==> willow: inputs <==
==> flow/design.v (excerpt) <==
module PPU (
    input clk,
    input rst,
    input i_en,
    input [32-1:0] data_in,
    input [11:0] scaling_factor,
    output logic[6:0] data_out,
    output logic valid,
    output logic [31:0] data_in_out
);
logic [32 - 1:0] relu_out;
logic [32:0] data_shift;
logic [7:0] data_quant;
logic [8:0] data_temp;
always @(*) begin
    relu_out = (data_in[32 - 1])? 32'd0 : data_in;
    /*verilator lint_off WIDTHEXPAND*/
    /*verilator lint_off WIDTHTRUNC*/
    data_shift = ({relu_out, 1'b0} / scaling_factor);
    /*verilator lint_on WIDTHTRUNC*/
    /*verilator lint_on WIDTHEXPAND*/
    data_temp = (data_shift > 127)? 254 : data_shift[8:0] + {8'b0, data_shift[0]};
end
always @(posedge clk) begin
    if(rst) begin
        valid <= 1'd0;
        data_out <= 7'd0;
        data_in_out <= 32'd0;
    end
    else begin
        valid <= i_en;
        data_out <= (i_en)? data_temp[7:1] : 7'd0;
        data_in_out <= data_in;
    end
end
endmodule
Settings: LEC_CHECK=0, CAP_MARGIN=20, CORE_MARGIN=2, CORE_UTILIZATION=65, CTS_CLUSTER_DIAMETER=40, HOLD_SLACK_MARGIN=-0.1, SLEW_MARGIN=20, TNS_END_PERCENT=5; clock period 98.5 ns.
run.sh (not shown) runs the stock make flow with config.mk's settings and CLKGATE_MAP_FILE=.
==> juniper (differences from willow) <==
- CORE_UTILIZATION: 65 -> 63
- CTS_CLUSTER_DIAMETER: 40 -> default
- HOLD_SLACK_MARGIN: -0.1 -> -0.08
==> flow/constraint.sdc (replaced) <==
create_clock -name core_clock -period 100.0 [get_ports {clk}]
set_input_delay 20.0000 -clock core_clock [delete_from_list [all_inputs] [get_ports {clk}]]
set_output_delay 20.0000 -clock core_clock [all_outputs]
set_load 0.01 [all_outputs]
==> tundra (differences from willow) <==
- ABC_AREA: default -> 1
- CTS_CLUSTER_DIAMETER: 40 -> default
- CTS_CLUSTER_SIZE: default -> 76
- HOLD_SLACK_MARGIN: -0.1 -> 0.29
- TNS_END_PERCENT: 5 -> default
==> flow/constraint.sdc (replaced) <==
create_clock -name core_clock -period 61.7 [get_ports {clk}]
set_input_delay 12.3400 -clock core_clock [delete_from_list [all_inputs] [get_ports {clk}]]
set_output_delay 12.3400 -clock core_clock [all_outputs]
set_load 0.01 [all_outputs]
==> flow_summary.toml <==
# implementation run metrics
[run_status]
status = "aborted with a tool error"
stop_stage = "3_5_place_dp"
tool.error = "[ERROR DPL-0033] detailed placement checks failed during check placement."

[yosys]
postSynthSeqShare_pct = 2.86
avgSynthCellArea_sq_um = 6.24
area_leaders = "ha_1 (15%), nand2_1 (13%), inv_1 (7.8%)"

[floorplanning]
dieArea_sq_mm = 0.0447
rows = 75
Source of the figures above: tundra

==> flow_summary.toml <==
# implementation run metrics
[run_status]
status = "aborted with a tool error"
stop_stage = "5_1_grt"
tool.error = "[ERROR GRT-0232] Routing congestion too high. Check the congestion heatmap in the GUI."

[cts]
clock-root-buffer = "clkbuf_16"
ctsResizeCount = 150
clkSinkCount = 40

[yosys]
edf_count = 0
area_leaders = "ha_1 (17%), o21a_1 (6.5%), nor2_1 (5.1%)"
top_area_share_pct = 17.4
synth_cells = 3358
postSynthSeqShare_pct = 3.37
synth_adder_area_share_pct = 17.5
avgSynthCellArea_sq_um = 7.07

[floorplanning]
rows = 70
dieArea_sq_mm = 0.0381
Source of the figures above: willow

==> flow_summary.toml <==
# generated from flow reports
[run_status]
status = "failed layout checks"
violations = "setup timing"

[yosys]
avgSynthCellArea_sq_um = 7.07
area_leaders = "ha_1 (17%), o21a_1 (6.5%), nor2_1 (5.1%)"
postSynthSeqShare_pct = 3.37

[cells_and_area]
regArea_sq_um = 801

[sta]
finalSetupViolations = 7
setup_ws_ns = -3.94

[floorplanning]
dieArea_sq_mm = 0.0393
rows = 71
Source of the figures above: juniper


==> run C <==
==> flow/design.v <==
module PPU (
    input clk,
    input rst,
    input i_en,
    input [32-1:0] data_in,
    input [11:0] scaling_factor,
    output logic[6:0] data_out,
    output logic valid,
    output logic [31:0] data_in_out
);
logic [32 - 1:0] relu_out;
logic [32:0] data_shift;
logic [7:0] data_quant;
logic [8:0] data_temp;
always @(*) begin
    relu_out = (data_in[32 - 1])? 32'd0 : data_in;
    /*verilator lint_off WIDTHEXPAND*/
    /*verilator lint_off WIDTHTRUNC*/
    data_shift = ({relu_out, 1'b0} / scaling_factor);
    /*verilator lint_on WIDTHTRUNC*/
    /*verilator lint_on WIDTHEXPAND*/
    data_temp = (data_shift > 127)? 254 : data_shift[8:0] + {8'b0, data_shift[0]};
end
always @(posedge clk) begin
    if(rst) begin
        valid <= 1'd0;
        data_out <= 7'd0;
        data_in_out <= 32'd0;
    end
    else begin
        valid <= i_en;
        data_out <= (i_en)? data_temp[7:1] : 7'd0;
        data_in_out <= data_in;
    end
end
endmodule
==> flow/run.sh <==
#!/bin/bash
# the make line also repeats each setting of config.mk as NAME=value (left out here)
make -C /OpenROAD-flow-scripts/flow DESIGN_CONFIG=/design/flow/config.mk WORK_HOME=/design/flow/orfs CLKGATE_MAP_FILE= finish
==> flow/config.mk <==
export PLATFORM = sky130hd
export DESIGN_NAME = PPU
export DESIGN_NICKNAME = PPU
export VERILOG_FILES = /design/flow/design.v
export SDC_FILE = /design/flow/constraint.sdc
export NUM_CORES = 4
export LEC_CHECK = 0
export ABC_AREA = 0
export CAP_MARGIN = 0
export CORE_ASPECT_RATIO = 0.5
export CORE_MARGIN = 2
export CORE_UTILIZATION = 64
export CTS_CLUSTER_DIAMETER = 53
export CTS_CLUSTER_SIZE = 10
export GPL_ROUTABILITY_DRIVEN = 0
export MIN_ROUTING_LAYER = met1
export PLACE_DENSITY = 0.42
export SETUP_SLACK_MARGIN = 5.0
export SLEW_MARGIN = 20
export TNS_END_PERCENT = 5
==> flow/constraint.sdc <==
create_clock -name core_clock -period 182.0 [get_ports {clk}]
set_input_delay 36.4000 -clock core_clock [delete_from_list [all_inputs] [get_ports {clk}]]
set_output_delay 36.4000 -clock core_clock [all_outputs]
set_load 0.01 [all_outputs]
==> run K (differences from run C) <==
ABC_AREA = not set   (was 0)
CAP_MARGIN = 20   (was 0)
CORE_ASPECT_RATIO = not set   (was 0.5)
CORE_UTILIZATION = 63   (was 64)
CTS_CLUSTER_DIAMETER = not set   (was 53)
CTS_CLUSTER_SIZE = not set   (was 10)
GPL_ROUTABILITY_DRIVEN = not set   (was 0)
HOLD_SLACK_MARGIN = -0.08   (was not set)
MAX_ROUTING_LAYER = met4   (was not set)
MIN_ROUTING_LAYER = not set   (was met1)
PLACE_DENSITY = not set   (was 0.42)
SETUP_SLACK_MARGIN = not set   (was 5.0)
TNS_END_PERCENT = not set   (was 5)
==> flow/constraint.sdc (replaced) <==
create_clock -name core_clock -period 100.0 [get_ports {clk}]
set_input_delay 20.0000 -clock core_clock [delete_from_list [all_inputs] [get_ports {clk}]]
set_output_delay 20.0000 -clock core_clock [all_outputs]
set_load 0.01 [all_outputs]
==> notes <==
Run K stopped in 5_1_grt on GRT-0232. Run C finished clean. Synthesized area is the same in run K and run C. Against run C, the die area of run K is higher by 1.3%. Synthesized cell count is the same in run C and run K.
==> figures <==
Inst Count DP: run K 4129; run C 3878
Placed cell areas: run K 27900 sq um; run C 25000 sq um
Estimated wirelength of the detail-placed design: run K 65.2 mm; run C 55.5 mm
Chip area: run K 39300 sq um; run C 38800 sq um
Core area: run K 37400 sq um; run C 36200 sq um
Buffers inserted during post-CTS setup optimization: run K 289; run C 0
Die boundary height: run K 198 microns; run C 140 microns
Post-placement setup slack: run K -4450 ps; run C 42700 ps
Status: run K aborted with a tool error; run C no timing/DRC/antenna violations
Failing step: run K 5_1_grt; run C -
Starting utilization of the core area: run K 63.5%; run C 65.5%
Post-cts sizing count: run K 163; run C 0

==> inputs of 07-19 <==
Starts from the design.v that is shown in full above.
export LEC_CHECK = 0
export CAP_MARGIN = 20
export CELL_PAD_IN_SITES_GLOBAL_PLACEMENT = 2
export CORE_ASPECT_RATIO = 0.5
export CORE_MARGIN = 2
export CORE_UTILIZATION = 40
export CTS_CLUSTER_DIAMETER = 377
export CTS_CLUSTER_SIZE = 100
export GPL_TIMING_DRIVEN = 0
export SETUP_SLACK_MARGIN = 1.19
export SLEW_MARGIN = 20
create_clock -name core_clock -period 120.0 [get_ports {clk}]
==> 02-16 (differences from 07-19) <==
Settings changed: CELL_PAD_IN_SITES_GLOBAL_PLACEMENT 2 to default, CORE_ASPECT_RATIO 0.5 to default, CORE_UTILIZATION 40 to 65, CTS_CLUSTER_DIAMETER 377 to 28, CTS_CLUSTER_SIZE 100 to default, GPL_TIMING_DRIVEN 0 to default, MAX_ROUTING_LAYER from default to met4, SETUP_SLACK_MARGIN 1.19 to default, TNS_END_PERCENT from default to 5.
==> flow/constraint.sdc (replaced) <==
create_clock -name core_clock -period 98.5 [get_ports {clk}]
set_input_delay 19.7000 -clock core_clock [delete_from_list [all_inputs] [get_ports {clk}]]
set_output_delay 19.7000 -clock core_clock [all_outputs]
set_load 0.01 [all_outputs]
==> results <==
- 07-19 went through all stages and came out clean. 02-16 died in global routing.
- Area after synthesis is the same in 07-19 and 02-16.
- In synthesized cell count, 07-19 and 02-16 do not differ.
- Against 07-19, the die size of 02-16 is smaller by 38%.

==> run a <==
RTL: the design.v shown in full above, as it stands there.
==> flow/config.mk <==
export PLATFORM = sky130hd
export DESIGN_NAME = PPU
export DESIGN_NICKNAME = PPU
export VERILOG_FILES = /design/flow/design.v
export SDC_FILE = /design/flow/constraint.sdc
export NUM_CORES = 4
export LEC_CHECK = 0
export CAP_MARGIN = 20
export CORE_MARGIN = 2
export CORE_UTILIZATION = 65
export HOLD_SLACK_MARGIN = -0.1
export MAX_ROUTING_LAYER = met4
export SLEW_MARGIN = 20
export TNS_END_PERCENT = 5
==> flow/constraint.sdc <==
create_clock -name core_clock -period 98.5 [get_ports {clk}]
set_input_delay 19.7000 -clock core_clock [delete_from_list [all_inputs] [get_ports {clk}]]
set_output_delay 19.7000 -clock core_clock [all_outputs]
set_load 0.01 [all_outputs]
==> run b: changes against run a <==
--- a/flow/config.mk
+++ b/flow/config.mk
@@ -8,7 +8,7 @@
 export CAP_MARGIN = 20
 export CORE_MARGIN = 2
-export CORE_UTILIZATION = 65
-export HOLD_SLACK_MARGIN = -0.1
-export MAX_ROUTING_LAYER = met4
+export CORE_UTILIZATION = 68
+export CTS_CLUSTER_SIZE = 50
+export HOLD_SLACK_MARGIN = -0.09
 export SLEW_MARGIN = 20
 export TNS_END_PERCENT = 5
==> flow/constraint.sdc (replaced) <==
create_clock -name core_clock -period 103.0 [get_ports {clk}]
set_input_delay 20.6000 -clock core_clock [delete_from_list [all_inputs] [get_ports {clk}]]
set_output_delay 20.6000 -clock core_clock [all_outputs]
set_load 0.01 [all_outputs]
==> results_slide.txt <==
Run Summary

Global routing
  • GR Util met2: 0.932
  • GR Util met1: 0.748
  • Grt total ovfl: 144

Placed design
  • Placed cells: 4,214
  • Worst slack at placement: -4.23 ns
  • RePlAce Congestion: 1.07
  • HPWL Detailed: 66,600 um
  • Cell Area, Placed: 0.0286 mm^2

Outcome
  • Outcome: stopped before the end
  • Stop err: [ERROR GRT-0232] Routing congestion too high. Check the congestion heatmap in the GUI.
  • Failing step: global routing

Floorplanning
  • Die Span Y: 195 um
  • Die ar.: 0.0381 mm^2
  • Placeable core area: 0.0363 mm^2

Clock network
  • Post-CTS sizing: 150
Source of the figures above: run a

==> results_slide.txt <==
Run Summary

Placed design
  • Worst slack at placement: -5.32 ns
  • RePlAce Congestion: 1.07
  • Placed cells: 4,095
  • Cell Area, Placed: 0.0277 mm^2

Outcome
  • Stop err: [ERROR GRT-0232] Routing congestion too high. Check the congestion heatmap in the GUI.
  • Failing step: global routing
  • Outcome: stopped before the end

Global routing
  • GR Util met1: 0.686
  • GR Util met2: 0.873

Floorplanning
  • Die Span Y: between 150 and 200 um
  • Die ar.: 0.0364 mm^2
Source of the figures above: run b


==> inputs of build 95 <==
// PPU: RTL as listed in full above, without the edits since
make LEC_CHECK=0 CAP_MARGIN=20 CORE_MARGIN=2 CORE_UTILIZATION=58 SLEW_MARGIN=20 finish   # period 100.0 ns
==> inputs of build 90, as changes to build 95 <==
CORE_UTILIZATION = 40   (was 58)
==> flow/constraint.sdc (replaced) <==
create_clock -name core_clock -period 115.0 [get_ports {clk}]
set_input_delay 23.0000 -clock core_clock [delete_from_list [all_inputs] [get_ports {clk}]]
set_output_delay 23.0000 -clock core_clock [all_outputs]
set_load 0.01 [all_outputs]
==> inputs of trial 71, as changes to build 95 <==
ABC_AREA = 1   (was not set)
CORE_ASPECT_RATIO = 0.5   (was not set)
CORE_UTILIZATION = 62   (was 58)
CTS_CLUSTER_DIAMETER = 309   (was not set)
CTS_CLUSTER_SIZE = 99   (was not set)
PLACE_DENSITY = 0.9   (was not set)
TNS_END_PERCENT = 10   (was not set)
==> flow/constraint.sdc (replaced) <==
create_clock -name core_clock -period 59.1 [get_ports {clk}]
set_input_delay 11.8200 -clock core_clock [delete_from_list [all_inputs] [get_ports {clk}]]
set_output_delay 11.8200 -clock core_clock [all_outputs]
set_load 0.01 [all_outputs]
==> inputs of trial 9, as changes to build 95 <==
CORE_UTILIZATION = 8   (was 58)
==> flow/constraint.sdc (replaced) <==
create_clock -name core_clock -period 150.0 [get_ports {clk}]
set_input_delay 30.0000 -clock core_clock [delete_from_list [all_inputs] [get_ports {clk}]]
set_output_delay 30.0000 -clock core_clock [all_outputs]
set_load 0.01 [all_outputs]
==> results <==
Library cell with the highest instance count after synthesis: trial 9 ha_1; build 95 ha_1; build 90 ha_1; trial 71 nand2_1
Met1 demand-to-capacity share in global routing: trial 9 6.82%; build 95 49.5%; build 90 36.0%; trial 71 -
Non-filler cells, final: trial 9 7344; build 95 4554; build 90 4376; trial 71 -
Slew @ Worst Pin: trial 9 959 ps; build 95 1100 ps; build 90 1040 ps; trial 71 -
Clock tree from TritonCTS: trial 9 done; build 95 done; build 90 done; trial 71 -
Number of remaining DRC errors: trial 9 0; build 95 0; build 90 0; trial 71 -
Highest routed layer: trial 9 met5; build 95 met5; build 90 met4; trial 71 -
Reg area: trial 9 801 sq um; build 95 801 sq um; build 90 801 sq um; trial 71 -
Crit path max fanout: trial 9 32; build 95 8; build 90 30; trial 71 -
Most frequent cell on the critical path: trial 9 o21a_1; build 95 o21a_1; build 90 o21a_1; trial 71 -
Via count of the first global-routing pass: trial 9 23400; build 95 28300; build 90 24200; trial 71 -
Number of buffers between clock root and the deepest sink: trial 9 2; build 95 2; build 90 2; trial 71 -
Area fraction in mux cells: trial 9 4.15%; build 95 4.15%; build 90 4.15%; trial 71 0%
Run status: trial 9 no timing/DRC/antenna violations; build 95 complete, but fails checks; build 90 no timing/DRC/antenna violations; trial 71 did not finish
Last stage reached: trial 9 -; build 95 -; build 90 -; trial 71 clock tree synthesis
Reasons for failing layout checks: trial 9 -; build 95 negative setup slack; build 90 -; trial 71 -
Setup repair after global routing missed its margin: trial 9 false; build 95 true; build 90 -; trial 71 -
Hold path endpoint: trial 9 data_in_out[30]; build 95 data_in_out[30]; build 90 data_in_out[24]; trial 71 -
XOR/XNOR Area Share: trial 9 7.00%; build 95 7.00%; build 90 7.00%; trial 71 8.48%
Nets: trial 9 3782; build 95 4396; build 90 3980; trial 71 -
Number of gates resized after CTS: trial 9 0; build 95 176; build 90 19; trial 71 -

==> 12-06: inputs <==
Starts from the design.v that is shown in full above.
make LEC_CHECK=0 CAP_MARGIN=20 CORE_MARGIN=2 CORE_UTILIZATION=40 SLEW_MARGIN=20 finish   # period 120.0 ns
==> inputs of 12-16, as changes to 12-06 <==
--- a/flow/config.mk
+++ b/flow/config.mk
@@ -8,4 +8,4 @@
 export CAP_MARGIN = 20
 export CORE_MARGIN = 2
-export CORE_UTILIZATION = 40
-export SLEW_MARGIN = 20
+export CORE_UTILIZATION = 68
+export SLEW_MARGIN = 5
==> results <==
Total routed wirelength: 12-06 75100 um; 12-16 79000 um
Worst path slowest cell: 12-06 sky130_fd_sc_hd__clkdlybuf4s50_1; 12-16 sky130_fd_sc_hd__or4_4
Met1 track demand over resource in global routing: 12-06 32.6%; 12-16 49.2%
Via count of the first global-routing pass: 12-06 23800; 12-16 25900
Via count: 12-06 25900; 12-16 27700
Max_slew headroom: 12-06 30.7%; 12-16 31.3%
Result of the run: 12-06 finished clean; 12-16 finished clean
Width of the die: 12-06 248 um; 12-16 191 um
Met3 routed wirelength: 12-06 2660 um; 12-16 5670 um
Hold slack final: 12-06 24.29 ns; 12-16 24.29 ns
Per-cell routed wire length: 12-06 17.5 um; 12-16 20.0 um
